<file path="design/flow/run.sh">
#!/bin/bash
# the make line also repeats each setting of config.mk as NAME=value (left out here)
make -C /OpenROAD-flow-scripts/flow DESIGN_CONFIG=/design/flow/config.mk WORK_HOME=/design/flow/orfs CLKGATE_MAP_FILE= finish
</file>
<file path="design/flow/design.v">
`timescale 1ns / 1ps
module day3_part2_top( clk, rst, rom_addr, rom_data, sum, done );
    input clk;
    input rst;
    output [13:0] rom_addr;
    input [7:0] rom_data;
    output [31:0] sum;
    output done;
    reg [13:0] addr;
    wire [7:0] rom_out;
    reg [63:0] sub_group1;
    reg [63:0] sub_group2;
    reg [63:0] sub_group3;
    reg [63:0] comparator;
    reg [7:0] value;
    reg [31:0] sum_triples;
    localparam READ_1 = 3'b000, READ_2 = 3'b001, READ_3 = 3'b010, COMPARE = 3'b011, GET_VAL = 3'b100, CHECK = 3'b101, DONE = 3'b110;
    reg [2:0] state;
    reg int_done;
    assign sum = sum_triples;
    assign done = int_done;
    assign rom_addr = addr;
    assign rom_out = rom_data;
    always @ (posedge clk)
    begin
    if (rst)
    begin
        addr <= 14'b0;
        sub_group1 <= 64'b0;
        sub_group2 <= 64'b0;
        sub_group3 <= 64'b0;
        comparator <= 64'b0;
        value <= 8'b0;
        sum_triples <= 32'b0;
        state <= READ_1;
        int_done <= 1'b0;
    end
    else
    case (state)
    READ_1:
    begin
        addr <= addr + 1;
        if (rom_out == 8'b0)
            state <= READ_2;
        else
            sub_group1[rom_out] <= 1'b1;
    end
    READ_2:
    begin
        addr <= addr + 1;
        if (rom_out == 8'b0)
            state <= READ_3;
        else
            sub_group2[rom_out] <= 1'b1;
    end
    READ_3:
    begin
        addr <= addr + 1;
        if (rom_out == 8'b0)
            state <= COMPARE;
        else
            sub_group3[rom_out] <= 1'b1;
    end
    COMPARE:
    begin
        comparator <= sub_group1 & sub_group2 & sub_group3;
        if ((sub_group1 & sub_group2 & sub_group3) != 64'b0)
        begin
            value <= 8'b0;
            state <= GET_VAL;
        end
        else
        begin
            state <= CHECK;
        end
    end
    GET_VAL:
    begin
        comparator <= comparator >> 1;
        value <= value + 1;
        if (comparator == 1'b1)
        begin
            state <= CHECK;
            sum_triples <= sum_triples + value;
        end
    end
    CHECK:
    begin
        if (rom_out == 8'b0)
            state <= DONE;
        else
        begin
            state <= READ_1;
            sub_group1 <= 64'b0;
            sub_group2 <= 64'b0;
            sub_group3 <= 64'b0;
            comparator <= 64'b0;
        end
    end
    DONE:
    begin
        int_done <= 1'b1;
    end
    endcase
    end
endmodule
</file>
<file path="design/flow/config.mk">
export PLATFORM = sky130hd
export DESIGN_NAME = day3_part2_top
export DESIGN_NICKNAME = day3_part2_top
export VERILOG_FILES = /design/flow/design.v
export SDC_FILE = /design/flow/constraint.sdc
export NUM_CORES = 4
export LEC_CHECK = 0
export ABC_AREA = 0
export CAP_MARGIN = 20
export CORE_MARGIN = 2
export CORE_UTILIZATION = 72
export CTS_CLUSTER_DIAMETER = 203
export PLACE_DENSITY_LB_ADDON = 0.27
export SLEW_MARGIN = 20
</file>
<file path="design/flow/constraint.sdc">
create_clock -name core_clock -period 1.87 [get_ports {clk}]
set_input_delay 0.3740 -clock core_clock [delete_from_list [all_inputs] [get_ports {clk}]]
set_output_delay 0.3740 -clock core_clock [all_outputs]
set_load 0.01 [all_outputs]
</file>
==> results of run 1 <==
## stage by stage
step | hold WS (ns) | setup TNS [ns] | cells
floorplan | 0.434 | -62.24 | 1494
global placement | 0.443 | -214.43 | 1935
detailed placement | 0.449 | -238.41 | 1935
==> results.txt, run 1 <==
yosys + openroad results -> xor/xnor share 2.05%, ys async rst share 0%, adder share under 10%, Syn Std Cell Area 0.0128 mm2, Placed Instance Area around 0.016 mm2, Top-area cell share 49.7%, status aborted with a tool error, Yosys warnings 1, Synth area leader dfxtp_1, Dominant comb cell simple AND/OR/NAND/NOR gates, Halt Stage 4_1_cts, Post-synth EDFFs 0, Basic Gates by Area 25.5%, core area 0.0174 mm2, mean area per synthesized cell 8.58 um2, yosys stat cell total 1494, Post-Synthesis Cells 1494, Cell Rows roughly 48, DIE HEIGHT roughly 140 um, Starting Density between 70% and 80%, DP Worst Slack -1.02 ns, Die Span X 137 um, syn_nets 1516, top-count cell post-synth dfxtp_1, I/O pin cnt 57, Cell Type Count roughly 56, Placer Congestion around 0.87, YS chip area 0.0128 mm2, Yosys reg bits 318, die area 0.0189 mm2, biggest area cells dfxtp_1 (50%), nor2_1 (7.1%), a21oi_1 (5.2%), predominant post-synthesis flop cell dfxtp_1, top cells by count, synth dfxtp_1 (318), nor2_1 (242), nand2_1 (146), PortBufs between 50 and 60, yosys aoi share 17.9%, post-DP HPWL 30100 um, Post-synth seq share around 50%, first error [ERROR DPL-0038] Utilization greater than 100%, impossible to legalize, Mux cell area share 0.312%
==> inputs of run 2 (changes only) <==
Settings changed: ABC_AREA 0 to not set, CORE_UTILIZATION 72 to 40, CTS_CLUSTER_DIAMETER 203 to not set, PLACE_DENSITY_LB_ADDON 0.27 to not set, SETUP_SLACK_MARGIN set to 0.09.
Clock period 1.87 ns to 3.29 ns, I/O delays scaled along.
==> run 2 against run 1 <==
Effect of this change:
- now clean on timing, DRC and antenna
- synthesized cell count unchanged
- die size rose by 77%
- area after synthesis unchanged
==> results.txt, run 2 <==
run metrics: status timing/DRC/antenna clean, Reg power frac 49.2%, yosys aoi share between 10% and 20%, slowest CP cell a2111oi_4, Tcrit/Tclk final 89.6%, Placer Congestion 0.825, TNS Setup 0 ns, xor/xnor share 2.05%, Synth area leader dfxtp_1, Hold WS 0.452 ns, ys async rst share 0%, Dominant comb cell simple AND/OR/NAND/NOR gates, Post-CTS Resized 0, P_clk 3.75 mW, Starting Density about two fifths, max-slew violations 0, min-delay src sub_group1[50]$_SDFFE_PP0P_, Gate Area 0.00606 mm2, I/O pin cnt ~57, Worst Hold Path EP sub_group1[50]$_SDFFE_PP0P_, maximum clock insertion buffer count 3, syn_nets 1516, Crit. End Element register, yosys stat cell total 1494, biggest area cells dfxtp_1 (50%), nor2_1 (7.1%), a21oi_1 (5.2%), maxcap violations 0, critical path startpoint value[0]$_SDFFE_PP0P_, Total Routing Usage GR 19.9%, Pwr top registers, kind of launch point of the worst setup path register, # diodes 0, Fin. Hold Viols 0, clock group share of total power about 48%, Pwr Density 520 mW/mm2, Slowest Stage Delay on Critical Path ~0.54 ns, Mux cell area share 0.312%, largest net degree at the start of global routing around 130, top-count cell post-synth dfxtp_1, vias per inst 5.54, first-pass GRT wire length 53800 um, Post-synth seq share roughly half, CP cell instances ha_1 -> inv_1 -> fa_1 -> nor2b_1 -> o21ai_0 -> a21boi_0 -> o21ai_0 -> a2111oi_4 -> or3b_1 -> a21oi_1, Comb power frac 3.0%, Reg2Reg Setup Slack 0.34 ns, area delta synth->final 17.7%, Hold Path Depth 2, register area 0.00637 mm2, CTS tree yes, most used cell, CP o21ai_0, Tool Warnings 30, CP Class register to register, Syn Std Cell Area 0.0128 mm2, Setup crit end sum_triples[24]$_SDFFE_PP0P_, Psw between 1.5 and 2 mW, die area 0.0335 mm2, Post-Synthesis Cells approximately 1.5k, fill count 3010, sequential power 3.86 mW, CTS Hold Bufs 0, Slew HR 50.1%, grt total ovfl 0, total power ~8 mW, DRC errors left 0, Min Clock Period, post-route 2.95 ns, Yosys warnings 1, predominant post-synthesis flop cell dfxtp_1, YS chip area between 0.01 and 0.015 mm2, Cell Rows 65, critical path buffer and inverter count 1, setup violators final 0, Layout Skew 0.0207 ns, nets@finish 1566, Comb power approximately 0.23 mW, Die Span X 183 um, post-DP HPWL between 20000 and 25000 um, Arr. time, crit path 3.40 ns, number of post-CTS setup repair buffers 0, PortBufs 56, crit path DRT 3.74 ns, core area about 0.032 mm2, DR vias 10.9k, Routed WL 33900 um, R2R Path End sum_triples[24]$_SDFFE_PP0P_, RSZ-0062 raised after global routing no, DRT Pass-1 Iters 5, CTS sink count 318, Top Family by Delay on Critical Path AND-OR/OR-AND gates, Crit path depth 10, vias in the first global route 9811, Final Cell Area 0.0151 mm2, Clock Latency Late Sink 0.53 ns, Top-area cell share 49.7%, Sw Share 22.6%, Yosys reg bits 318, mean area per synthesized cell 8.58 um2, DIE HEIGHT approximately 180 um, adder share 1.23%, top cells by count, synth dfxtp_1 (318), nor2_1 (242), nand2_1 (146), fmax 339 MHz, initial antenna violation count 0, Basic Gates by Area 25.5%, H-tree Lvls 2, starting DRC count in detailed routing around 1.0k, CP Max Fanout 7, CTS root buf clkbuf_16, Post-synth EDFFs 0, Clock Pin Slew Worst Setup and Hold Paths 0.06 ns, CTS Buf Count 36, static leakage 5.07 nW, Placed Instance Area approximately 0.014 mm2, R2R cell count 10, Int Power between 6 and 7 mW, Worst VDD drop roughly 360 uV, RR Startpoint value[0]$_SDFFE_PP0P_, Worst Tran Pin Value 0.748 ns, Post-DRT Antenna Nets 0, DR WL/cell between 15 and 20 um, Cell Type Count 56, HP Class register to register
[run 2: final cells by class]
cell class	instances	area share, %
flip-flops and latches	318	42.2
multi-input cells	1066	40.2
repair buffers	106	6.68
clock buffers	51	6.67
well taps	402	3.33
clock inverters	10	0.531
inverters	16	0.398
[run 2: layer usage]
metal | routed length [um] | share of wire (%) | up-vias | global-route usage (%)
met5 | 0 | 0 | - | 0
met4 | 880 | 2.6 | 0 | 6.14
met3 | 1930 | 5.7 | 61 | 3.79
met2 | 14800 | 44 | 268 | 29.9
met1 | 16300 | 48 | 5144 | 28.9
li1 | - | - | 5428 | -
[run 2: stage by stage]
step	util (%)	setup slack, ns	std cells
floorplan	-	0.573	1494
global placement	44.4	0.111	1908
detailed placement	44.4	0.123	1908
CTS	47.8	0.333	1969
global route	47.8	0.137	1969
finish	47.8	0.342	1969
==> inputs of run 3 (changes only) <==
Settings changed: ABC_AREA set to 1, CAP_MARGIN 20 to 40, CELL_PAD_IN_SITES_GLOBAL_PLACEMENT set to 2, CORE_ASPECT_RATIO set to 1.08, CORE_UTILIZATION 40 to 50, CTS_CLUSTER_DIAMETER set to 366, CTS_CLUSTER_SIZE set to 64, GPL_ROUTABILITY_DRIVEN set to 1, GPL_TIMING_DRIVEN set to 0, HOLD_SLACK_MARGIN set to 0.05, MIN_ROUTING_LAYER set to met2, PLACE_DENSITY set to 0.64, SETUP_SLACK_MARGIN 0.09 to 0.11, SLEW_MARGIN 20 to 5, TNS_END_PERCENT set to 65.
Clock period 3.29 ns to 3.46 ns, I/O delays scaled along.
==> run 3 against run 2 <==
Effect of this change:
- synthesized cell count is 28% higher
- die size is 13% lower
- the run now fails in 3_1_place_gp_skip_io
- area after synthesis is 8.5% higher
==> results.txt, run 3 <==
yosys + openroad results -> status aborted with a tool error, Halt Stage 3_1_place_gp_skip_io, first error [ERROR GPL-0301] Utilization 100.454 % exceeds 100%., predominant post-synthesis flop cell dfxtp_1, die area 0.0292 mm2, Dominant comb cell simple AND/OR/NAND/NOR gates, Die Span X approximately 160 um, top cells by count, synth dfxtp_1 (318), a21oi_1 (292), nor2_1 (277), Syn Std Cell Area 0.0139 mm2, xor/xnor share 1.62%, Mux cell area share 0%, Cell Type Count 37, Starting Density 50.7%, Basic Gates by Area 24.8%, ys async rst share 0%, yosys aoi share 17.9%, yosys stat cell total about 1.9k, YS chip area 0.0139 mm2, DIE HEIGHT 177 um, Post-synth seq share 45.8%, adder share 1.13%, Synth area leader dfxtp_1, biggest area cells dfxtp_1 (46%), a21oi_1 (11%), nor2_1 (7.5%), mean area per synthesized cell 7.26 um2, Top-area cell share 45.8%, Yosys warnings 1, Post-Synthesis Cells around 1.9k, core area 0.0274 mm2, Post-synth EDFFs 0, Yosys reg bits 318, Cell Rows 63, top-count cell post-synth dfxtp_1, syn_nets 1938
==> inputs of run 4 (changes only) <==
Settings changed: ABC_AREA 1 to not set, CAP_MARGIN 40 to 20, CELL_PAD_IN_SITES_GLOBAL_PLACEMENT 2 to 0, CORE_ASPECT_RATIO 1.08 to not set, CORE_MARGIN 2 to 3, CORE_UTILIZATION 50 to 70, CTS_CLUSTER_DIAMETER 366 to 204, CTS_CLUSTER_SIZE 64 to 13, GPL_TIMING_DRIVEN 0 to 1, HOLD_SLACK_MARGIN 0.05 to not set, MIN_ROUTING_LAYER met2 to met1, PLACE_DENSITY 0.64 to 0.37, SETUP_SLACK_MARGIN 0.11 to 0.74, SLEW_MARGIN 5 to 40.
Clock period 3.46 ns to 2.57 ns, I/O delays scaled along.
==> run 4 against run 3 <==
Effect of this change:
- the run fails in 4_1_cts
- synthesized cell count decreased by 22%
- die size decreased by 32%
- area after synthesis decreased by 7.9%
==> results.txt, run 4 <==
yosys + openroad results -> status aborted with a tool error, Halt Stage 4_1_cts, first error [ERROR DPL-0033] detailed placement checks failed during check placement., Placed Instance Area roughly 0.014 mm2, Mux cell area share less than 1%, Yosys warnings 1, Placer Congestion 0.949, Post-synth EDFFs 0, top cells by count, synth dfxtp_1 (318), nor2_1 (242), nand2_1 (146), ys async rst share 0%, YS chip area 0.0128 mm2, DIE HEIGHT 141 um, I/O pin cnt 57, Die Span X ~140 um, Dominant comb cell simple AND/OR/NAND/NOR gates, Top-area cell share 49.7%, yosys stat cell total 1494, Post-synth seq share between 40% and 50%, PortBufs 56, Synth area leader dfxtp_1, Basic Gates by Area 25.5%, mean area per synthesized cell 8.58 um2, xor/xnor share 2.05%, Post-Synthesis Cells 1494, adder share 1.23%, top-count cell post-synth dfxtp_1, predominant post-synthesis flop cell dfxtp_1, die area ~0.020 mm2, Cell Rows approximately 48, DP Worst Slack -0.369 ns, syn_nets roughly 1.5k, Starting Density 72.9%, Cell Type Count 56, Syn Std Cell Area 0.0128 mm2, post-DP HPWL between 20000 and 25000 um, yosys aoi share 17.9%, Yosys reg bits between 300 and 400, core area 0.0176 mm2, biggest area cells dfxtp_1 (50%), nor2_1 (7.1%), a21oi_1 (5.2%)
[run 4: through the flow]
| step | TNS [ns] | cells | power, mW |
|---|---|---|---|
| floorplan | 0 | 1494 | 5.29 |
| global placement | -56.32 | 1774 | 5.40 |
| detailed placement | -71.64 | 1774 | 5.41 |
==> inputs of run 5 (changes only) <==
Settings changed: ABC_AREA set to 0, CELL_PAD_IN_SITES_GLOBAL_PLACEMENT 0 to not set, CORE_MARGIN 3 to 2, CTS_CLUSTER_DIAMETER 204 to 205, CTS_CLUSTER_SIZE 13 to 15, GPL_ROUTABILITY_DRIVEN 1 to not set, GPL_TIMING_DRIVEN 1 to not set, MIN_ROUTING_LAYER met1 to not set, PLACE_DENSITY 0.37 to not set, SETUP_SLACK_MARGIN 0.74 to not set, SLEW_MARGIN 40 to 20, TNS_END_PERCENT 65 to not set.
Clock period 2.57 ns to 1.83 ns, I/O delays scaled along.
==> run 5 against run 4 <==
Effect of this change:
- the flow again stops in 4_1_cts
- die size decreased by 2.8%
- synthesized cell count is the same
- area after synthesis stayed put
==> results.txt, run 5 <==
yosys + openroad results -> core area 0.0180 mm2, adder share ~1.2%, cell count after placement slightly below 2k, Mux cell area share 0.312%, syn_nets about 1.5k, Post-synth EDFFs 0, DP Worst Slack -0.976 ns, Cell Rows 49, Halt Stage 4_1_cts, I/O pin cnt roughly 57, Post-synth seq share 49.7%, Top-area cell share 49.7%, Dominant comb cell simple AND/OR/NAND/NOR gates, Syn Std Cell Area 0.0128 mm2, Synth area leader dfxtp_1, Die Span X 139 um, Basic Gates by Area 25.5%, ys async rst share 0%, DIE HEIGHT 139 um, Yosys warnings 1, yosys aoi share about 18%, Starting Density 71.4%, Cell Type Count 56, predominant post-synthesis flop cell dfxtp_1, PortBufs 56, status aborted with a tool error, YS chip area 0.0128 mm2, die area around 0.019 mm2, Yosys reg bits 318, mean area per synthesized cell between 8 and 9 um2, xor/xnor share 2.05%, Post-Synthesis Cells 1494, Placer Congestion 0.889, biggest area cells dfxtp_1 (50%), nor2_1 (7.1%), a21oi_1 (5.2%), post-DP HPWL 26800 um, first error [ERROR DPL-0033] detailed placement checks failed during check placement., top cells by count, synth dfxtp_1 (318), nor2_1 (242), nand2_1 (146), yosys stat cell total ~1.5k, top-count cell post-synth dfxtp_1
-- run 5: metrics by stage --
stage	util (%)	setup TNS [ns]	area, um2
floorplan	-	-71.57	13600
global placement	88.3	-219.36	15900
detailed placement	88.3	-238.55	15900
==> inputs of run 6 (changes only) <==
Settings changed: CORE_UTILIZATION 70 to 71, PLACE_DENSITY_LB_ADDON set to 0.0, SETUP_SLACK_MARGIN set to 0.52.
==> run 6 against run 5 <==
Effect of this change:
- the run again fails in 4_1_cts
- die size decreased by 1.4%
- synthesized cell count unchanged
- area after synthesis unchanged
==> results.txt, run 6 <==
yosys + openroad results -> Post-synth EDFFs 0, yosys stat cell total ~1.5k, Syn Std Cell Area 0.0128 mm2, biggest area cells dfxtp_1 (50%), nor2_1 (7.1%), a21oi_1 (5.2%), Mux cell area share 0.312%, Top-area cell share 49.7%, mean area per synthesized cell 8.58 um2, top cells by count, synth dfxtp_1 (318), nor2_1 (242), nand2_1 (146), Yosys reg bits 318, Halt Stage 4_1_cts, DP Worst Slack -1.08 ns, status aborted with a tool error, YS chip area around 0.013 mm2, xor/xnor share 2.05%, first error [ERROR DPL-0038] Utilization greater than 100%, impossible to legalize, top-count cell post-synth dfxtp_1, syn_nets between 1.5k and 2k, Synth area leader dfxtp_1, Basic Gates by Area between 20% and 30%, core area 0.0178 mm2, ys async rst share 0%, Placer Congestion 0.884, Cell Rows about 49, Yosys warnings 1, Placed Instance Area 0.0160 mm2, DIE HEIGHT 138 um, Post-Synthesis Cells 1494, yosys aoi share 17.9%, Dominant comb cell simple AND/OR/NAND/NOR gates, cell count after placement 1949, Die Span X 138 um, adder share 1.23%, Post-synth seq share roughly half, PortBufs between 50 and 60, Starting Density between 70% and 80%, die area 0.0191 mm2, post-DP HPWL 27400 um, I/O pin cnt 57, Cell Type Count 56, predominant post-synthesis flop cell dfxtp_1
==> run 6: per-stage QoR <==
stage | hold slack [ns] | power (mW)
floorplan | 0.434 | 7.44
global placement | 0.443 | 7.61
detailed placement | 0.447 | 7.63
==> inputs of run 7 (changes only) <==
Settings changed: ABC_AREA 0 to not set, CORE_UTILIZATION 71 to 66, CTS_CLUSTER_DIAMETER 205 to not set, CTS_CLUSTER_SIZE 15 to not set, PLACE_DENSITY_LB_ADDON 0.0 to not set, SETUP_SLACK_MARGIN 0.52 to not set.
Clock period 1.83 ns to 2.77 ns, I/O delays scaled along.
==> run 7 against run 6 <==
Effect of this change:
- now clean on timing, DRC and antenna
- die size up 7.4%
- area after synthesis unchanged
- synthesized cell count unchanged
==> results.txt, run 7 <==
run metrics: YS chip area 0.0128 mm2, DR vias 11.4k, core area about 0.019 mm2, Psw roughly 1.9 mW, P_clk approximately 4.3 mW, Post-synth seq share between 40 and 50%, DR WL/cell 18.1 um, crit path DRT around 3.3 ns, fmax between 300 and 400 MHz, static leakage about 5.2 nW, yosys aoi share between 10% and 20%, Placer Congestion 0.898, max-slew violations 0, Starting Density between 60% and 70%, Pwr top registers, Syn Std Cell Area 0.0128 mm2, Basic Gates by Area between 20% and 30%, top cells by count, synth dfxtp_1 (318), nor2_1 (242), nand2_1 (146), maximum clock insertion buffer count 3, Die Span X 143 um, initial antenna violation count 0, DRT Pass-1 Iters 5, setup violators final 0, H-tree Lvls 1, Reg power frac roughly half, Sw Share 21.1%, Top Family by Delay on Critical Path AND-OR/OR-AND gates, Comb power frac 3.3%, I/O pin cnt about 57, xor/xnor share 2.05%, total power 9.18 mW, Cell Type Count 56, Routed WL 33500 um, Total Routing Usage GR about 32%, mean area per synthesized cell around 8.6 um2, adder share 1.23%, Non-Filler Instances 1852, Crit path depth 10, area delta synth->final 18.3%, CTS root buf clkbuf_16, critical path buffer and inverter count 1, kind of launch point of the worst setup path register, Top-area cell share 49.7%, critical path startpoint sum_triples[0]$_SDFFE_PP0P_, Clock Pin Slew Worst Setup and Hold Paths ~0.06 ns, maxcap violations 0, Yosys reg bits 318, DIE HEIGHT 143 um, Crit. End Element register, RR Startpoint sum_triples[0]$_SDFFE_PP0P_, syn_nets between 1.5k and 2k, Mux cell area share 0.312%, ys async rst share 0%, min-delay src sub_group3[60]$_SDFFE_PP0P_, Layout Skew 0.0234 ns, CTS Hold Bufs 0, top-count cell post-synth dfxtp_1, biggest area cells dfxtp_1 (50%), nor2_1 (7.1%), a21oi_1 (5.2%), Yosys warnings 1, Fin. Hold Viols 0, Post-DRT Antenna Nets 0, Slew HR 42.8%, post-DP HPWL 22700 um, R2R cell count 10, yosys stat cell total roughly 1.5k, TNS Setup 0 ns, sequential power 4.59 mW, grt total ovfl 0, Dominant comb cell simple AND/OR/NAND/NOR gates, Tool Warnings 29, cell count after placement 1796, Slowest Stage Delay on Critical Path slightly below 0.5 ns, clock group share of total power 46.7%, predominant post-synthesis flop cell dfxtp_1, Cell Rows 50, Comb power 0.302 mW, CP Max Fanout 4, CTS sink count 318, slowest CP cell a2111oi_4, Arr. time, crit path a little over 3 ns, CP cell instances ha_2 -> inv_1 -> fa_2 -> nor2b_1 -> o21ai_0 -> a21boi_1 -> o21ai_2 -> a2111oi_4 -> or3b_1 -> a21oi_1, Post-Synthesis Cells 1494, Reg2Reg Setup Slack 0.18 ns, starting DRC count in detailed routing 999, largest net degree at the start of global routing 79, RSZ-0062 raised after global routing yes, vias per inst 6.15, Tcrit/Tclk final 93.6%, Synth area leader dfxtp_1, Pwr Density between 600 and 700 mW/mm2, die area 0.0206 mm2, Min Clock Period, post-route about 2.6 ns, R2R Path End sum_triples[20]$_SDFFE_PP0P_, CTS Buf Count 31, Int Power 7.24 mW, CTS tree yes, first-pass GRT wire length 53900 um, PortBufs ~56, Hold Path Depth 2, Worst Tran Pin Value 0.858 ns, DRC errors left 0, Setup crit end sum_triples[20]$_SDFFE_PP0P_, nets@finish roughly 1.6k, CP Class register to register, HP Class register to register, Clock Latency Late Sink ~0.56 ns, Worst VDD drop around 560 uV, Post-synth EDFFs 0, Worst Hold Path EP sub_group3[60]$_SDFFE_PP0P_, vias in the first global route 10.5k, status timing/DRC/antenna clean
run 7: through the flow:
step	util [%]	instance area, um2	hold slack, ns	setup WS, ns
after CTS	80.1	15100	0.459	0.0411
after floorplan	-	12800	0.425	0.157
after global routing	80.2	15200	0.473	0.000178
after global placement	74.6	14100	0.433	-0.213
after detailed placement	74.6	14100	0.444	-0.271
final	80.2	15200	0.454	0.178
run 7: cell type report:
type                       instances  area, um2
timing repair buffer             136       1270
clock inverter                    12        170
antenna                            1       2.50
fill                            1335       3730
tap                              260        325
inverter                          16       60.1
sequential                       318       6370
clock buffer                      43        871
multi-input combinational       1066       6090
run 7: what timing repair did:
item | 4_1_cts | 5_1_grt
gates resized | 2 | 7
endpoints found under the setup margin | 5 | 12
buffers inserted | 0 | 0
pin swaps | 0 | 2
run 7: per-layer routing:
| layer | up-vias | track usage [%] | wire length [um] |
|---|---|---|---|
| met5 | - | 0 | 0 |
| met4 | 0 | 9.75 | 857 |
| met3 | 62 | 4.13 | 2180 |
| met2 | 422 | 54.4 | 16200 |
| met1 | 5439 | 44.2 | 14200 |
| li1 | 5464 | - | - |
==> inputs of run 8 (changes only) <==
Settings changed: ABC_AREA set to 1, CORE_UTILIZATION 66 to 72, PLACE_DENSITY_LB_ADDON set to 0.07, SETUP_SLACK_MARGIN set to 0.52.
Clock period 2.77 ns to 1.85 ns, I/O delays scaled along.
==> run 8 against run 7 <==
Effect of this change:
- die size decreased by 0.49%
- synthesized cell count is 28% higher
- area after synthesis grew 8.5%
- the run now fails in 4_1_cts
==> results.txt, run 8 <==
yosys + openroad results -> Cell Type Count 37, xor/xnor share between 1.5 and 2%, syn_nets about 1.9k, core area 0.0188 mm2, ys async rst share 0%, Mux cell area share 0%, yosys stat cell total 1916, top cells by count, synth dfxtp_1 (318), a21oi_1 (292), nor2_1 (277), Synth area leader dfxtp_1, Yosys reg bits 318, Die Span X 143 um, predominant post-synthesis flop cell dfxtp_1, Top-area cell share 45.8%, Post-synth seq share about 46%, Starting Density between 70% and 80%, Yosys warnings 1, Basic Gates by Area around 25%, Dominant comb cell simple AND/OR/NAND/NOR gates, Post-synth EDFFs 0, Placer Congestion 0.958, Syn Std Cell Area between 0.01 and 0.015 mm2, PortBufs 56, mean area per synthesized cell 7.26 um2, biggest area cells dfxtp_1 (46%), a21oi_1 (11%), nor2_1 (7.5%), first error [ERROR DPL-0038] Utilization greater than 100%, impossible to legalize, DP Worst Slack -0.750 ns, Cell Rows 50, I/O pin cnt between 50 and 60, Post-Synthesis Cells 1916, yosys aoi share 17.9%, die area between 0.02 and 0.025 mm2, adder share 1.13%, YS chip area about 0.014 mm2, status aborted with a tool error, DIE HEIGHT 143 um, Halt Stage 4_1_cts, top-count cell post-synth dfxtp_1, post-DP HPWL approximately 28000 um
-- run 8: stage by stage --
| step | util (%) | area, um2 | power (mW) | instances |
|---|---|---|---|---|
| detailed placement | 84.9 | 16000 | 7.58 | 2253 |
| floorplan | - | 14500 | 7.37 | 1916 |
| global placement | 84.9 | 16000 | 7.56 | 2253 |
==> inputs of run 9 (changes only) <==
Settings changed: CORE_UTILIZATION 72 to 62, CTS_CLUSTER_SIZE set to 99, PLACE_DENSITY_LB_ADDON 0.07 to not set, SETUP_SLACK_MARGIN 0.52 to not set.
Clock period 1.85 ns to 1.77 ns, I/O delays scaled along.
==> run 9 against run 8 <==
Effect of this change:
- the layout now fails its checks (setup timing)
- area after synthesis did not move
- synthesized cell count did not move
- die size increased by 16%
==> results.txt, run 9 <==
run metrics: Synth area leader dfxtp_1, Clock Pin Slew Worst Setup and Hold Paths roughly 0.06 ns, maximum clock insertion buffer count 3, DIE HEIGHT 154 um, H-tree Lvls 1, Arr. time, crit path 2.34 ns, critical path startpoint value[0]$_SDFFE_PP0P_, status complete, but fails checks, Pwr Density roughly 820 mW/mm2, CP Max Fanout 5, Pwr top registers, RR Startpoint value[0]$_SDFFE_PP0P_, Layout Skew 0.0112 ns, initial antenna violation count 0, adder share 1.13%, Die Span X 154 um, critical path buffer and inverter count 2, nets@finish 2096, most used cell, CP nand2_4, P_clk 6.76 mW, busiest grt layer met2, yosys stat cell total 1916, DRC errors left 0, register area 0.00640 mm2, Basic Gates by Area 24.8%, ys async rst share 0%, CTS tree yes, core area 0.0220 mm2, CTS Buf Count 31, Starting Density roughly 63%, CP cell instances ha_4 -> inv_2 -> fa_2 -> inv_2 -> nand3_2 -> nand2_4 -> nand3_4 -> nand2_4 -> nand2_4 -> nor2_4 -> nand3_1 -> nand2_1 -> nor2_1, cell count after placement between 2k and 2.5k, kind of launch point of the worst setup path register, biggest area cells dfxtp_1 (46%), a21oi_1 (11%), nor2_1 (7.5%), starting DRC count in detailed routing roughly 1.3k, met3 usage 5.13%, Hold Path Depth 2, Top Family by Delay on Critical Path simple AND/OR/NAND/NOR gates, TNS Setup -1.18 ns, Post-DRT Antenna Nets 0, predominant post-synthesis flop cell dfxtp_1, clock group share of total power 46.5%, yosys aoi share approximately 18%, DR WL/cell 17.3 um, I/O pin cnt 57, Final Cell Area 0.0176 mm2, first-pass GRT wire length 63400 um, Tool Warnings 31, fill count about 1.5k, min-delay src sub_group3[0]$_SDFFE_PP0P_, Worst Setup Slack, final -0.123 ns, Non-Filler Instances 2375, largest net degree at the start of global routing 75, HP Class register to register, Cell Rows 54, Cell Type Count 37, CP Class register to register, crit path DRT between 2 and 2.5 ns, Sw Share 21.8%, vias per inst 5.85, Crit. End Element register, Syn Std Cell Area 0.0139 mm2, YS chip area 0.0139 mm2, R2R Path End sum_triples[12]$_SDFFE_PP0P_, Mux cell area share 0%, top cells by count, synth dfxtp_1 (318), a21oi_1 (292), nor2_1 (277), Crit path depth 13, xor/xnor share under 10%, CTS sink count 318, CTS root buf clkbuf_16, DR vias 13.9k, slowest CP cell dfxtp_4, static leakage 7.14 nW, Int Power 11.4 mW, Worst Tran Pin Value ~0.4 ns, Fin. Hold Viols 0, DRT Pass-1 Iters 5, Clock Latency Late Sink 0.56 ns, met1 Resource Use GR 46.0%, CTS Hold Bufs 0, max-slew violations 0, Setup crit end sum_triples[12]$_SDFFE_PP0P_, mean area per synthesized cell between 7 and 8 um2, Reg2Reg Setup Slack -0.12 ns, PortBufs 56, die area roughly 0.024 mm2, total power ~15 mW, grt total ovfl 0, Post-Synthesis Cells 1916, Top-area cell share 45.8%, met2 Usage GRT 52.6%, Psw 3.16 mW, vias in the first global route around 12k, # diodes 0, Hold WS 0.436 ns, Comb power 0.597 mW, maxcap violations 0, fmax 528 MHz, Routed WL about 41000 um, Placer Congestion 0.931, Slew HR 73.0%, Reg power frac 49.4%, Post-synth seq share 45.8%, Tcrit/Tclk final 107%, Comb power frac 4.1%, post-DP HPWL 27600 um, Gate Area 0.00703 mm2, Fail Reasons setup timing, Min Clock Period, post-route 1.89 ns, Worst Hold Path EP sub_group3[0]$_SDFFE_PP0P_, Slowest Stage Delay on Critical Path 0.37 ns, Worst VDD drop 831 uV, Post-synth EDFFs 0, R2R cell count 13, Yosys reg bits 318, setup violators final 17, area delta synth->final 26.6%, syn_nets 1938, RSZ-0062 raised after global routing yes, top-count cell post-synth dfxtp_1, Placed Instance Area 0.0158 mm2, Total Routing Usage GR 32.7%, Yosys warnings 1, sequential power between 7 and 8 mW, Dominant comb cell simple AND/OR/NAND/NOR gates
-- run 9: per-stage QoR --
stage | utilization (%) | setup WS, ns
finish | 80.3 | -0.123
global route | 80.3 | -0.232
CTS | 77.8 | -0.100
detailed placement | 72.1 | -0.889
global placement | 72.1 | -0.801
floorplan | - | -0.0254
-- run 9: cell type report --
class / instances / area share [%]
clock buffer: 46 / 5.18
clock inverter: 8 / 0.717
inverter: 208 / 4.50
multi-input combinational: 1294 / 39.9
sequential: 318 / 36.3
tap: 280 / 1.99
timing repair buffer: 221 / 11.4
-- run 9: per-layer routing --
metal	vias to the layer above	wire length, um
met4	0	972
met5	-	0
met2	546	19000
li1	6747	-
met1	6511	17900
met3	86	3200
-- run 9: timing repair --
action / in CTS / in global routing
setup buffers: 5 / 8
resized: 125 / 116
pin swaps: 15 / 35
gates cloned: 0 / 2
setup endpoints to repair: 325 / 274
==> inputs of run 10 (changes only) <==
Settings changed: ABC_AREA 1 to 0, CAP_MARGIN 20 to 0, CELL_PAD_IN_SITES_GLOBAL_PLACEMENT set to 3, CORE_ASPECT_RATIO set to 0.74, CORE_MARGIN 2 to 5, CORE_UTILIZATION 62 to 46, CTS_CLUSTER_SIZE 99 to 39, GPL_TIMING_DRIVEN set to 0, MIN_ROUTING_LAYER set to met1, SLEW_MARGIN 20 to 0, TNS_END_PERCENT set to 10.
Clock period 1.77 ns to 4.0 ns, I/O delays scaled along.
==> run 10 against run 9 <==
Effect of this change:
- the flow now stops in 3_1_place_gp_skip_io
- area after synthesis fell by 7.9%
- die size rose by 32%
- synthesized cell count fell by 22%
==> results.txt, run 10 <==
yosys + openroad results -> status aborted with a tool error, Halt Stage 3_1_place_gp_skip_io, first error [ERROR GPL-0301] Utilization 101.185 % exceeds 100%., top-count cell post-synth dfxtp_1, predominant post-synthesis flop cell dfxtp_1, ys async rst share 0%, Dominant comb cell simple AND/OR/NAND/NOR gates, DIE HEIGHT approximately 150 um, YS chip area 0.0128 mm2, die area 0.0313 mm2, Starting Density 46.8%, top cells by count, synth dfxtp_1 (318), nor2_1 (242), nand2_1 (146), Die Span X ~200 um, Yosys reg bits between 300 and 400, adder share under 10%, Yosys warnings 1, Synth area leader dfxtp_1, Post-synth seq share 49.7%, Mux cell area share 0.312%, biggest area cells dfxtp_1 (50%), nor2_1 (7.1%), a21oi_1 (5.2%), Syn Std Cell Area 0.0128 mm2, syn_nets 1516, Cell Rows 52, Basic Gates by Area 25.5%, Top-area cell share 49.7%, Post-synth EDFFs 0, yosys aoi share 17.9%, core area 0.0274 mm2, xor/xnor share 2.05%, mean area per synthesized cell 8.58 um2, Cell Type Count 56, yosys stat cell total between 1k and 1.5k, Post-Synthesis Cells 1494
==> inputs of run 11 (changes only) <==
Settings changed: CAP_MARGIN 0 to 20, CELL_PAD_IN_SITES_GLOBAL_PLACEMENT 3 to not set, CORE_ASPECT_RATIO 0.74 to not set, CORE_MARGIN 5 to 2, CORE_UTILIZATION 46 to 69, CTS_CLUSTER_DIAMETER set to 201, CTS_CLUSTER_SIZE 39 to 15, GPL_TIMING_DRIVEN 0 to not set, MIN_ROUTING_LAYER met1 to not set, SLEW_MARGIN 0 to 20, TNS_END_PERCENT 10 to not set.
Clock period 4.0 ns to 1.83 ns, I/O delays scaled along.
==> run 11 against run 10 <==
Effect of this change:
- the run fails in 5_1_grt
- area after synthesis stayed put
- die size shrank 37%
- synthesized cell count unchanged
==> results.txt, run 11 <==
yosys + openroad results -> status aborted with a tool error, adder share 1.23%, Dominant comb cell simple AND/OR/NAND/NOR gates, CTS Hold Bufs 0, first error [ERROR DPL-0038] Utilization greater than 100%, impossible to legalize, Yosys warnings 1, top-count cell post-synth dfxtp_1, Mux cell area share 0.312%, core area 0.0181 mm2, Cell Type Count 56, Placer Congestion 0.891, CTS root buf clkbuf_16, Syn Std Cell Area 0.0128 mm2, mean area per synthesized cell roughly 8.6 um2, YS chip area 0.0128 mm2, post-DP HPWL approximately 27000 um, ys async rst share 0%, biggest area cells dfxtp_1 (50%), nor2_1 (7.1%), a21oi_1 (5.2%), Cell Rows 49, yosys aoi share between 15 and 20%, die area 0.0197 mm2, top cells by count, synth dfxtp_1 (318), nor2_1 (242), nand2_1 (146), Post-synth EDFFs 0, syn_nets around 1.5k, Halt Stage 5_1_grt, Die Span X between 100 and 150 um, yosys stat cell total 1494, Starting Density a little under three quarters, DIE HEIGHT 140 um, CTS Buf Count 25, I/O pin cnt 57, xor/xnor share 2.05%, DP Worst Slack -1.10 ns, CTS sink count between 300 and 400, Synth area leader dfxtp_1, Top-area cell share 49.7%, Basic Gates by Area 25.5%, Yosys reg bits roughly 320, Post-synth seq share 49.7%, predominant post-synthesis flop cell dfxtp_1, Post-Synthesis Cells 1494, maximum clock insertion buffer count 3, H-tree Lvls 1, PortBufs 56
## run 11: stage by stage
step,area (um2),hold WS (ns),utilization [%],TNS (ns),cells
after detailed placement,15900,0.450,88.2,-240.53,1964
after CTS,17600,0.378,97.1,-15.64,2022
after floorplan,13600,0.434,-,-71.57,1494
after global placement,15900,0.443,88.2,-210.46,1964
## run 11: timing repair
item | 4_1_cts
setup endpoints to repair | 339
setup buffers | 26
cloned | 6
resized | 216
pin swaps | 71
==> inputs of run 12 (changes only) <==
Settings changed: ABC_AREA 0 to 1, CORE_ASPECT_RATIO set to 0.9, CORE_UTILIZATION 69 to 72, CTS_CLUSTER_DIAMETER 201 to 380, CTS_CLUSTER_SIZE 15 to 99, PLACE_DENSITY set to 0.36, SETUP_SLACK_MARGIN set to 0.52.
Clock period 1.83 ns to 1.76 ns, I/O delays scaled along.
==> run 12 against run 11 <==
Effect of this change:
- the run fails in 4_1_cts
- synthesized cell count rose by 28%
- area after synthesis rose by 8.5%
- die size grew 3.9%
==> results.txt, run 12 <==
yosys + openroad results -> first error [ERROR DPL-0038] Utilization greater than 100%, impossible to legalize, Starting Density 73.1%, mean area per synthesized cell 7.26 um2, Synth area leader dfxtp_1, yosys aoi share 17.9%, ys async rst share 0%, Post-synth EDFFs 0, Post-Synthesis Cells 1916, xor/xnor share 1.62%, top cells by count, synth dfxtp_1 (318), a21oi_1 (292), nor2_1 (277), Top-area cell share 45.8%, Syn Std Cell Area 0.0139 mm2, I/O pin cnt 57, Yosys reg bits 318, DIE HEIGHT 136 um, Yosys warnings 1, yosys stat cell total 1916, Halt Stage 4_1_cts, syn_nets 1938, Basic Gates by Area between 20% and 30%, Placed Instance Area 0.0164 mm2, top-count cell post-synth dfxtp_1, Post-synth seq share 45.8%, die area 0.0205 mm2, biggest area cells dfxtp_1 (46%), a21oi_1 (11%), nor2_1 (7.5%), predominant post-synthesis flop cell dfxtp_1, Placer Congestion 0.972, Cell Rows 48, status aborted with a tool error, core area around 0.019 mm2, Die Span X 151 um, Dominant comb cell simple AND/OR/NAND/NOR gates, adder share 1.13%, Cell Type Count 37, post-DP HPWL ~29000 um, Mux cell area share 0%, PortBufs 56, YS chip area 0.0139 mm2
==> run 12: metrics by stage <==
stage,worst slack [ns],util (%),setup TNS [ns],instances
2_1_floorplan,-0.0227,-,-1.10,1916
3_3_place_gp,-0.857,86.3,-184.35,2289
3_5_place_dp,-0.965,86.3,-205.06,2289
==> inputs of run 13 (changes only) <==
Settings changed: ABC_AREA 1 to 0, CORE_ASPECT_RATIO 0.9 to 0.69, CTS_CLUSTER_DIAMETER 380 to 371, CTS_CLUSTER_SIZE 99 to 97, PLACE_DENSITY 0.36 to not set, SETUP_SLACK_MARGIN 0.52 to 0.12.
Clock period 1.76 ns to 1.83 ns, I/O delays scaled along.
==> run 13 against run 12 <==
Effect of this change:
- the run again fails in 4_1_cts
- die size fell by 7.6%
- area after synthesis shrank 7.9%
- synthesized cell count fell by 22%
==> results.txt, run 13 <==
yosys + openroad results -> status aborted with a tool error, Halt Stage 4_1_cts, first error [ERROR DPL-0038] Utilization greater than 100%, impossible to legalize, core area 0.0174 mm2, Mux cell area share 0.312%, Syn Std Cell Area 0.0128 mm2, Post-synth seq share 49.7%, top-count cell post-synth dfxtp_1, YS chip area 0.0128 mm2, cell count after placement around 2k, yosys aoi share 17.9%, Dominant comb cell simple AND/OR/NAND/NOR gates, Placer Congestion 0.947, Post-Synthesis Cells 1494, mean area per synthesized cell 8.58 um2, syn_nets between 1.5k and 2k, post-DP HPWL 29400 um, Cell Rows ~40, die area 0.0189 mm2, Cell Type Count 56, DP Worst Slack -1.07 ns, Die Span X 165 um, xor/xnor share 2.05%, PortBufs about 56, DIE HEIGHT ~110 um, predominant post-synthesis flop cell dfxtp_1, Yosys warnings 1, Yosys reg bits 318, Starting Density 73.6%, I/O pin cnt approximately 57, Synth area leader dfxtp_1, top cells by count, synth dfxtp_1 (318), nor2_1 (242), nand2_1 (146), ys async rst share 0%, adder share 1.23%, Basic Gates by Area 25.5%, biggest area cells dfxtp_1 (50%), nor2_1 (7.1%), a21oi_1 (5.2%), Top-area cell share 49.7%, yosys stat cell total around 1.5k, Post-synth EDFFs 0
-- run 13: per-stage QoR --
| stage | setup TNS [ns] | util [%] | total power [mW] | cell area, um2 | hold slack (ns) |
|---|---|---|---|---|---|
| after detailed placement | -233.72 | 91.5 | 7.63 | 15900 | 0.451 |
| after floorplan | -71.57 | - | 7.44 | 13600 | 0.434 |
| after global placement | -209.16 | 91.5 | 7.61 | 15900 | 0.442 |
==> inputs of run 14 (changes only) <==
Settings changed: ABC_AREA 0 to 1, CAP_MARGIN 20 to 30, CELL_PAD_IN_SITES_GLOBAL_PLACEMENT set to 2, CORE_ASPECT_RATIO 0.69 to 1.08, CORE_MARGIN 2 to 8, CORE_UTILIZATION 72 to 50, CTS_CLUSTER_DIAMETER 371 to 366, CTS_CLUSTER_SIZE 97 to 64, GPL_ROUTABILITY_DRIVEN set to 1, GPL_TIMING_DRIVEN set to 0, MIN_ROUTING_LAYER set to met2, PLACE_DENSITY set to 0.64, SETUP_SLACK_MARGIN 0.12 to 0.11, SLEW_MARGIN 20 to 5, TNS_END_PERCENT set to 65.
Clock period 1.83 ns to 3.46 ns, I/O delays scaled along.
==> run 14 against run 13 <==
Effect of this change:
- the flow stops in 3_1_place_gp_skip_io
- synthesized cell count grew 28%
- area after synthesis is 8.5% higher
- die size up 77%
==> results.txt, run 14 <==
yosys + openroad results -> Syn Std Cell Area between 0.01 and 0.015 mm2, Halt Stage 3_1_place_gp_skip_io, Cell Rows around 63, Yosys warnings 1, adder share 1.13%, predominant post-synthesis flop cell dfxtp_1, Post-synth EDFFs 0, xor/xnor share between 1.5 and 2%, Basic Gates by Area 24.8%, Mux cell area share 0%, Die Span X 177 um, ys async rst share 0%, top cells by count, synth dfxtp_1 (318), a21oi_1 (292), nor2_1 (277), yosys aoi share 17.9%, Post-synth seq share 45.8%, DIE HEIGHT 189 um, mean area per synthesized cell 7.26 um2, Top-area cell share about 46%, Starting Density a little over 50%, yosys stat cell total about 1.9k, biggest area cells dfxtp_1 (46%), a21oi_1 (11%), nor2_1 (7.5%), top-count cell post-synth dfxtp_1, Dominant comb cell simple AND/OR/NAND/NOR gates, first error [ERROR GPL-0301] Utilization 100.454 % exceeds 100%., Cell Type Count 37, Post-Synthesis Cells 1916, status aborted with a tool error, Yosys reg bits 318, Synth area leader dfxtp_1, die area 0.0334 mm2, core area 0.0274 mm2, syn_nets 1938, YS chip area 0.0139 mm2
==> inputs of run 15 (changes only) <==
Settings changed: ABC_AREA 1 to 0, CAP_MARGIN 30 to 20, CELL_PAD_IN_SITES_GLOBAL_PLACEMENT 2 to not set, CORE_ASPECT_RATIO 1.08 to not set, CORE_MARGIN 8 to 2, CORE_UTILIZATION 50 to 70, CTS_CLUSTER_DIAMETER 366 to 201, CTS_CLUSTER_SIZE 64 to 35, GPL_ROUTABILITY_DRIVEN 1 to not set, GPL_TIMING_DRIVEN 0 to not set, MIN_ROUTING_LAYER met2 to not set, PLACE_DENSITY 0.64 to not set, SETUP_SLACK_MARGIN 0.11 to 0.48, SLEW_MARGIN 5 to 20, TNS_END_PERCENT 65 to not set.
Clock period 3.46 ns to 1.83 ns, I/O delays scaled along.
==> run 15 against run 14 <==
Effect of this change:
- the flow stops in 4_1_cts
- die size is 42% lower
- synthesized cell count down 22%
- area after synthesis fell by 7.9%
==> results.txt, run 15 <==
yosys + openroad results -> status aborted with a tool error, Halt Stage 4_1_cts, first error [ERROR DPL-0038] Utilization greater than 100%, impossible to legalize, Syn Std Cell Area 0.0128 mm2, ys async rst share 0%, top-count cell post-synth dfxtp_1, Top-area cell share 49.7%, Yosys warnings 1, Basic Gates by Area 25.5%, Cell Rows 49, Cell Type Count 56, Post-Synthesis Cells around 1.5k, YS chip area 0.0128 mm2, core area 0.0180 mm2, Post-synth seq share about 50%, syn_nets 1516, Starting Density 71.4%, mean area per synthesized cell 8.58 um2, Die Span X around 140 um, yosys aoi share 17.9%, post-DP HPWL 27600 um, Synth area leader dfxtp_1, predominant post-synthesis flop cell dfxtp_1, biggest area cells dfxtp_1 (50%), nor2_1 (7.1%), a21oi_1 (5.2%), yosys stat cell total 1494, DIE HEIGHT about 140 um, I/O pin cnt ~57, Post-synth EDFFs 0, Mux cell area share 0.312%, Yosys reg bits 318, top cells by count, synth dfxtp_1 (318), nor2_1 (242), nand2_1 (146), Placed Instance Area 0.0162 mm2, PortBufs 56, adder share under 10%, Placer Congestion between 0.8 and 0.9, xor/xnor share approximately 2.0%, die area around 0.019 mm2, DP Worst Slack -0.945 ns, Dominant comb cell simple AND/OR/NAND/NOR gates
[run 15: through the flow]
| step | power (mW) | instances |
|---|---|---|
| after floorplan | 7.44 | 1494 |
| after global placement | 7.61 | 1976 |
| after detailed placement | 7.63 | 1976 |
==> inputs of run 16 (changes only) <==
Settings changed: ABC_AREA 0 to 1, CAP_MARGIN 20 to 5, CELL_PAD_IN_SITES_GLOBAL_PLACEMENT set to 2, CORE_ASPECT_RATIO set to 1.07, CORE_MARGIN 2 to 7, CORE_UTILIZATION 70 to 50, CTS_CLUSTER_DIAMETER 201 to 62, CTS_CLUSTER_SIZE 35 to 100, GPL_ROUTABILITY_DRIVEN set to 1, GPL_TIMING_DRIVEN set to 1, MIN_ROUTING_LAYER set to met2, PLACE_DENSITY set to 0.64, SETUP_SLACK_MARGIN 0.48 to 0.11, SLEW_MARGIN 20 to 5, TNS_END_PERCENT set to 65.
Clock period 1.83 ns to 3.25 ns, I/O delays scaled along.
==> run 16 against run 15 <==
Effect of this change:
- the run fails in 3_1_place_gp_skip_io
- die size up 68%
- synthesized cell count grew 28%
- area after synthesis rose by 8.5%
==> results.txt, run 16 <==
yosys + openroad results -> status aborted with a tool error, Halt Stage 3_1_place_gp_skip_io, first error [ERROR GPL-0301] Utilization 100.161 % exceeds 100%., Dominant comb cell simple AND/OR/NAND/NOR gates, Post-synth EDFFs 0, Post-Synthesis Cells 1916, Die Span X 175 um, adder share 1.13%, mean area per synthesized cell 7.26 um2, Yosys warnings 1, core area 0.0275 mm2, Cell Type Count 37, Cell Rows 63, DIE HEIGHT 187 um, Top-area cell share 45.8%, Yosys reg bits 318, yosys aoi share 17.9%, yosys stat cell total around 1.9k, syn_nets 1938, Syn Std Cell Area between 0.01 and 0.015 mm2, xor/xnor share 1.62%, Basic Gates by Area 24.8%, biggest area cells dfxtp_1 (46%), a21oi_1 (11%), nor2_1 (7.5%), YS chip area 0.0139 mm2, predominant post-synthesis flop cell dfxtp_1, top-count cell post-synth dfxtp_1, Starting Density 50.6%, die area 0.0327 mm2, Post-synth seq share between 40% and 50%, ys async rst share 0%, Synth area leader dfxtp_1, Mux cell area share 0%, top cells by count, synth dfxtp_1 (318), a21oi_1 (292), nor2_1 (277)
==> inputs of run 17 (changes only) <==
Settings changed: CAP_MARGIN 5 to 20, CELL_PAD_IN_SITES_GLOBAL_PLACEMENT 2 to not set, CORE_ASPECT_RATIO 1.07 to not set, CORE_MARGIN 7 to 2, CORE_UTILIZATION 50 to 72, CTS_CLUSTER_DIAMETER 62 to 205, CTS_CLUSTER_SIZE 100 to not set, GPL_ROUTABILITY_DRIVEN 1 to not set, GPL_TIMING_DRIVEN 1 to not set, MIN_ROUTING_LAYER met2 to not set, PLACE_DENSITY 0.64 to not set, PLACE_DENSITY_LB_ADDON set to 0.27, SETUP_SLACK_MARGIN 0.11 to not set, SLEW_MARGIN 5 to 20, TNS_END_PERCENT 65 to not set.
Clock period 3.25 ns to 1.83 ns, I/O delays scaled along.
==> run 17 against run 16 <==
Effect of this change:
- the flow stops in 5_1_grt
- area after synthesis did not move
- die size shrank 37%
- synthesized cell count did not move
==> results.txt, run 17 <==
yosys + openroad results -> Syn Std Cell Area roughly 0.014 mm2, PortBufs 56, maximum clock insertion buffer count 3, Synth area leader dfxtp_1, yosys aoi share 17.9%, top cells by count, synth dfxtp_1 (318), a21oi_1 (292), nor2_1 (277), xor/xnor share under 10%, Halt Stage 5_1_grt, Cell Rows 50, syn_nets 1938, I/O pin cnt ~57, adder share 1.13%, Die Span X 143 um, CTS sink count ~320, biggest area cells dfxtp_1 (46%), a21oi_1 (11%), nor2_1 (7.5%), ys async rst share 0%, post-DP HPWL 27200 um, DIE HEIGHT approximately 140 um, CTS Hold Bufs 0, Placer Congestion 0.966, mean area per synthesized cell between 7 and 8 um2, first error [ERROR GRT-0232] Routing congestion too high. Check the congestion heatmap in the GUI., yosys stat cell total approximately 1.9k, status aborted with a tool error, Cell Type Count 37, Mux cell area share 0%, cell count after placement 2252, Starting Density between 70% and 80%, predominant post-synthesis flop cell dfxtp_1, Dominant comb cell simple AND/OR/NAND/NOR gates, Post-synth seq share 45.8%, die area 0.0205 mm2, H-tree Lvls 2, Post-Synthesis Cells 1916, Basic Gates by Area 24.8%, Top-area cell share a little under half, core area 0.0188 mm2, Total Routing Usage GR 79.3%, CTS root buf clkbuf_16, YS chip area 0.0139 mm2, Yosys warnings 1, grt total ovfl around 110, Placed Instance Area 0.0155 mm2, Yosys reg bits 318, top-count cell post-synth dfxtp_1, CTS Buf Count 34, Post-synth EDFFs 0
## run 17: timing repair
| action | in CTS |
|---|---|
| cloned | 7 |
| pin swaps | 22 |
| buffers inserted | 23 |
| endpoints found under the setup margin | 311 |
| resized | 120 |
## run 17: through the flow
stage          total power, mW  util (%)  worst slack, ns
2_1_floorplan             7.39         -          0.00616
3_5_place_dp              7.62      82.5           -0.835
3_3_place_gp              7.60      82.5           -0.677
4_1_cts                   14.4      92.0          -0.0596
## run 17: layer usage
layer | GRT overflow | GRT usage (%)
met1 | 0 | 80.1
met2 | 50 | 95.5
met3 | 3 | 61.8
met4 | 57 | 83.7
met5 | 0 | 19.0
==> inputs of run 18 (changes only) <==
Settings changed: ABC_AREA 1 to not set, CELL_PAD_IN_SITES_GLOBAL_PLACEMENT set to 0, CORE_UTILIZATION 72 to 70, CTS_CLUSTER_DIAMETER 205 to 204, CTS_CLUSTER_SIZE set to 13, GPL_ROUTABILITY_DRIVEN set to 1, GPL_TIMING_DRIVEN set to 1, MIN_ROUTING_LAYER set to met1, PLACE_DENSITY set to 0.37, PLACE_DENSITY_LB_ADDON 0.27 to not set, SETUP_SLACK_MARGIN set to 0.11, SLEW_MARGIN 20 to 40, TNS_END_PERCENT set to 65.
Clock period 1.83 ns to 2.36 ns, I/O delays scaled along.
==> run 18 against run 17 <==
Effect of this change:
- the layout now fails its checks (setup timing)
- synthesized cell count is 22% lower
- area after synthesis is 7.9% lower
- die size is 5.1% lower
==> results.txt, run 18 <==
run metrics: status complete, but fails checks, Fail Reasons setup timing, PortBufs between 50 and 60, yosys aoi share 17.9%, # diodes 0, Min Clock Period, post-route 2.59 ns, Slowest Stage Delay on Critical Path approximately 0.37 ns, Tcrit/Tclk final 110%, Psw 2.20 mW, Setup crit end sum_triples[20]$_SDFFE_PP0P_, Int Power 7.71 mW, Top-area cell share 49.7%, RR Startpoint sum_triples[0]$_SDFFE_PP0P_, Top Family by Delay on Critical Path AND-OR/OR-AND gates, clock group share of total power 41.1%, Sw Share 22.2%, Cell Rows 49, yosys stat cell total between 1k and 1.5k, total power 9.91 mW, Crit path depth 11, H-tree Lvls 1, Reg2Reg Setup Slack -0.23 ns, CTS Buf Count 28, Post-synth seq share 49.7%, critical path startpoint sum_triples[0]$_SDFFE_PP0P_, Placer Congestion 0.901, fill count 764, predominant post-synthesis flop cell dfxtp_1, Comb power around 0.46 mW, static leakage 5.92 nW, kind of launch point of the worst setup path register, nets@finish between 1.5k and 2k, Comb power frac under 10%, YS chip area 0.0128 mm2, sequential power 5.38 mW, syn_nets 1516, Yosys reg bits 318, max-slew violations 0, utilization after layout around nine tenths, Fin. Hold Viols 0, DR WL/cell 22.2 um, Clock Pin Slew Worst Setup and Hold Paths 0.06 ns, Crit. End Element register, I/O pin cnt roughly 57, CP cell instances ha_4 -> inv_2 -> fa_2 -> nor2b_2 -> o21ai_2 -> a21boi_2 -> o21ai_2 -> a2111oi_4 -> buf_4 -> or3b_1 -> a21oi_1, CTS root buf clkbuf_16, Post-synth EDFFs 0, min-delay src sub_group3[55]$_SDFFE_PP0P_, slowest CP cell dfxtp_4, Syn Std Cell Area 0.0128 mm2, mean area per synthesized cell 8.58 um2, biggest area cells dfxtp_1 (50%), nor2_1 (7.1%), a21oi_1 (5.2%), starting DRC count in detailed routing 1536, CTS sink count approximately 320, maximum clock insertion buffer count 3, xor/xnor share 2.05%, HP Class register to register, post-DP HPWL ~24000 um, Synth area leader dfxtp_1, Tool Warnings 33, P_clk 4.07 mW, core area roughly 0.018 mm2, DRC errors left 0, most used cell, CP o21ai_2, die area between 0.015 and 0.02 mm2, DIE HEIGHT 139 um, top-count cell post-synth dfxtp_1, Routed WL 42100 um, R2R Path End sum_triples[20]$_SDFFE_PP0P_, Layout Skew 0.0135 ns, vias in the first global route ~12k, cell count after placement 1845, Slew HR 54.5%, Non-Filler Instances 1899, Dominant comb cell simple AND/OR/NAND/NOR gates, top cells by count, synth dfxtp_1 (318), nor2_1 (242), nand2_1 (146), Arr. time, crit path 3.05 ns, CP Max Fanout 6, crit path DRT about 2.8 ns, Pwr Density roughly 610 mW/mm2, largest net degree at the start of global routing 127, Post-DRT Antenna Nets 0, Hold Path Depth 2, setup violators final 15, area delta synth->final 27.4%, Pwr top registers, Starting Density between 70% and 80%, Die Span X 139 um, CTS tree yes, fmax 387 MHz, Post-Synthesis Cells roughly 1.5k, DR vias 12.8k, vias per inst roughly 6.7, Reg power frac 54.3%, Worst Tran Pin Value 0.682 ns, initial antenna violation count 0, Clock Latency Late Sink 0.55 ns, CP Class register to register, grt total ovfl 0, critical path buffer and inverter count 2, Total Routing Usage GR approximately 38%, TNS Setup -1.58 ns, Placed Instance Area approximately 0.015 mm2, Worst VDD drop 688 uV, Mux cell area share 0.312%, RSZ-0062 raised after global routing yes, first-pass GRT wire length 60000 um, CTS Hold Bufs 0, Worst Setup Slack, final -0.226 ns, Yosys warnings 1, R2R cell count 11, Worst Hold Path EP sub_group3[55]$_SDFFE_PP0P_, DRT Pass-1 Iters 6, Cell Type Count 56, maxcap violations 0, Basic Gates by Area 25.5%, Final Cell Area 0.0163 mm2, adder share 1.23%, ys async rst share 0%
==> run 18: per-stage QoR <==
| step | hold slack, ns | setup WS [ns] |
|---|---|---|
| 6_report | 0.459 | -0.226 |
| 5_1_grt | 0.474 | -0.336 |
| 4_1_cts | 0.458 | -0.0561 |
| 3_5_place_dp | 0.443 | -0.609 |
| 3_3_place_gp | 0.433 | -0.509 |
| 2_1_floorplan | 0.425 | 0.0326 |
==> run 18: final cells by class <==
| cell class | count | area (um2) | share of cell area, % |
|---|---|---|---|
| Clock buffer | 31 | 733 | 4.49 |
| Timing Repair Buffer | 238 | 2230 | 13.7 |
| Multi-Input combinational cell | 1066 | 6630 | 40.6 |
| Tap cell | 229 | 287 | 1.75 |
| Sequential cell | 318 | 6380 | 39.1 |
| Clock inverter | 1 | 8.76 | 0.0536 |
| Inverter | 16 | 62.6 | 0.383 |
==> run 18: timing repair <==
action | CTS | global route
cloned | 2 | 5
buffers inserted | 7 | 9
resized | 53 | 57
pin swaps | 24 | 38
setup endpoints to repair | 136 | 279
==> run 18: metal layers <==
metal / vias to the layer above / wire length, um / GRT usage [%]
met5: - / 0 / 0
met1: 6073 / 15900 / 48.1
met2: 872 / 19800 / 63.0
li1: 5651 / - / -
met3: 219 / 3940 / 6.71
met4: 0 / 2480 / 17.1
==> inputs of run 19 (changes only) <==
Settings changed: ABC_AREA set to 0, CTS_CLUSTER_SIZE 13 to 58, PLACE_DENSITY 0.37 to not set, PLACE_DENSITY_LB_ADDON set to 0.29, SETUP_SLACK_MARGIN 0.11 to not set.
Clock period 2.36 ns to 1.83 ns, I/O delays scaled along.
==> run 19 against run 18 <==
Effect of this change:
- the run now fails in 5_1_grt
- die size unchanged
- area after synthesis unchanged
- synthesized cell count unchanged
==> results.txt, run 19 <==
yosys + openroad results -> yosys stat cell total 1494, maximum clock insertion buffer count 3, Halt Stage 5_1_grt, Yosys warnings 1, xor/xnor share 2.05%, Placer Congestion 0.910, status aborted with a tool error, H-tree Lvls 1, Die Span X approximately 140 um, Synth area leader dfxtp_1, CTS sink count 318, DIE HEIGHT 139 um, I/O pin cnt 57, first error [ERROR DPL-0038] Utilization greater than 100%, impossible to legalize, core area 0.0180 mm2, Post-synth EDFFs 0, Top-area cell share 49.7%, Basic Gates by Area 25.5%, Yosys reg bits roughly 320, Cell Type Count 56, Syn Std Cell Area between 0.01 and 0.015 mm2, predominant post-synthesis flop cell dfxtp_1, Dominant comb cell simple AND/OR/NAND/NOR gates, cell count after placement 1945, biggest area cells dfxtp_1 (50%), nor2_1 (7.1%), a21oi_1 (5.2%), CTS root buf clkbuf_16, adder share 1.23%, die area 0.0194 mm2, Post-synth seq share between 40% and 50%, Starting Density 71.4%, PortBufs 56, syn_nets 1516, CTS Hold Bufs 0, Post-Synthesis Cells about 1.5k, top-count cell post-synth dfxtp_1, mean area per synthesized cell 8.58 um2, yosys aoi share 17.9%, Mux cell area share less than 1%, YS chip area 0.0128 mm2, ys async rst share 0%, top cells by count, synth dfxtp_1 (318), nor2_1 (242), nand2_1 (146), post-DP HPWL 27500 um, Cell Rows 49, DP Worst Slack -1.00 ns, CTS Buf Count 9
-- run 19: what timing repair did --
item	CTS
resized	271
pin swaps	102
gates cloned	13
setup buffers	38
endpoints found under the setup margin	347
-- run 19: stage by stage --
| stage | setup TNS, ns | total power, mW | hold WS (ns) | instance area (um2) |
|---|---|---|---|---|
| 4_1_cts | -14.64 | 10.6 | 0.279 | 17500 |
| 3_5_place_dp | -243.52 | 7.63 | 0.448 | 15800 |
| 3_3_place_gp | -223.77 | 7.62 | 0.442 | 15800 |
| 2_1_floorplan | -72.21 | 7.43 | 0.434 | 13400 |
==> inputs of run 20 (changes only) <==
Settings changed: ABC_AREA 0 to 1, CELL_PAD_IN_SITES_GLOBAL_PLACEMENT 0 to not set, CORE_UTILIZATION 70 to 72, CTS_CLUSTER_DIAMETER 204 to 380, CTS_CLUSTER_SIZE 58 to 15, GPL_ROUTABILITY_DRIVEN 1 to 0, GPL_TIMING_DRIVEN 1 to not set, MIN_ROUTING_LAYER met1 to not set, PLACE_DENSITY_LB_ADDON 0.29 to 0.07, SETUP_SLACK_MARGIN set to -0.06, SLEW_MARGIN 40 to 20, TNS_END_PERCENT 65 to not set.
Clock period 1.83 ns to 1.51 ns, I/O delays scaled along.
==> run 20 against run 19 <==
Effect of this change:
- the flow stops in 4_1_cts
- synthesized cell count rose by 28%
- area after synthesis is 8.5% higher
- die size is 5.4% higher
==> results.txt, run 20 <==
yosys + openroad results -> xor/xnor share 1.62%, ys async rst share 0%, Syn Std Cell Area 0.0139 mm2, cell count after placement 2423, status aborted with a tool error, Cell Type Count 37, top cells by count, synth dfxtp_1 (318), a21oi_1 (292), nor2_1 (277), Cell Rows approximately 50, Mux cell area share 0%, post-DP HPWL 34600 um, Dominant comb cell simple AND/OR/NAND/NOR gates, Synth area leader dfxtp_1, Halt Stage 4_1_cts, syn_nets 1938, I/O pin cnt 57, Die Span X 143 um, die area 0.0205 mm2, Top-area cell share 45.8%, Yosys reg bits 318, Starting Density between 70% and 80%, yosys stat cell total about 1.9k, core area 0.0188 mm2, Yosys warnings 1, predominant post-synthesis flop cell dfxtp_1, DP Worst Slack -1.12 ns, Basic Gates by Area 24.8%, mean area per synthesized cell 7.26 um2, biggest area cells dfxtp_1 (46%), a21oi_1 (11%), nor2_1 (7.5%), YS chip area 0.0139 mm2, Post-synth EDFFs 0, Post-synth seq share 45.8%, top-count cell post-synth dfxtp_1, DIE HEIGHT 143 um, PortBufs between 50 and 60, yosys aoi share between 15 and 20%, Post-Synthesis Cells around 1.9k, adder share 1.13%, first error [ERROR DPL-0038] Utilization greater than 100%, impossible to legalize
run 20: through the flow:
step	area [um2]	hold slack, ns
2_1_floorplan	14600	0.409
3_3_place_gp	17300	0.415
3_5_place_dp	17300	0.434
No activity file was given, so power comes from the tool's default toggle rates.
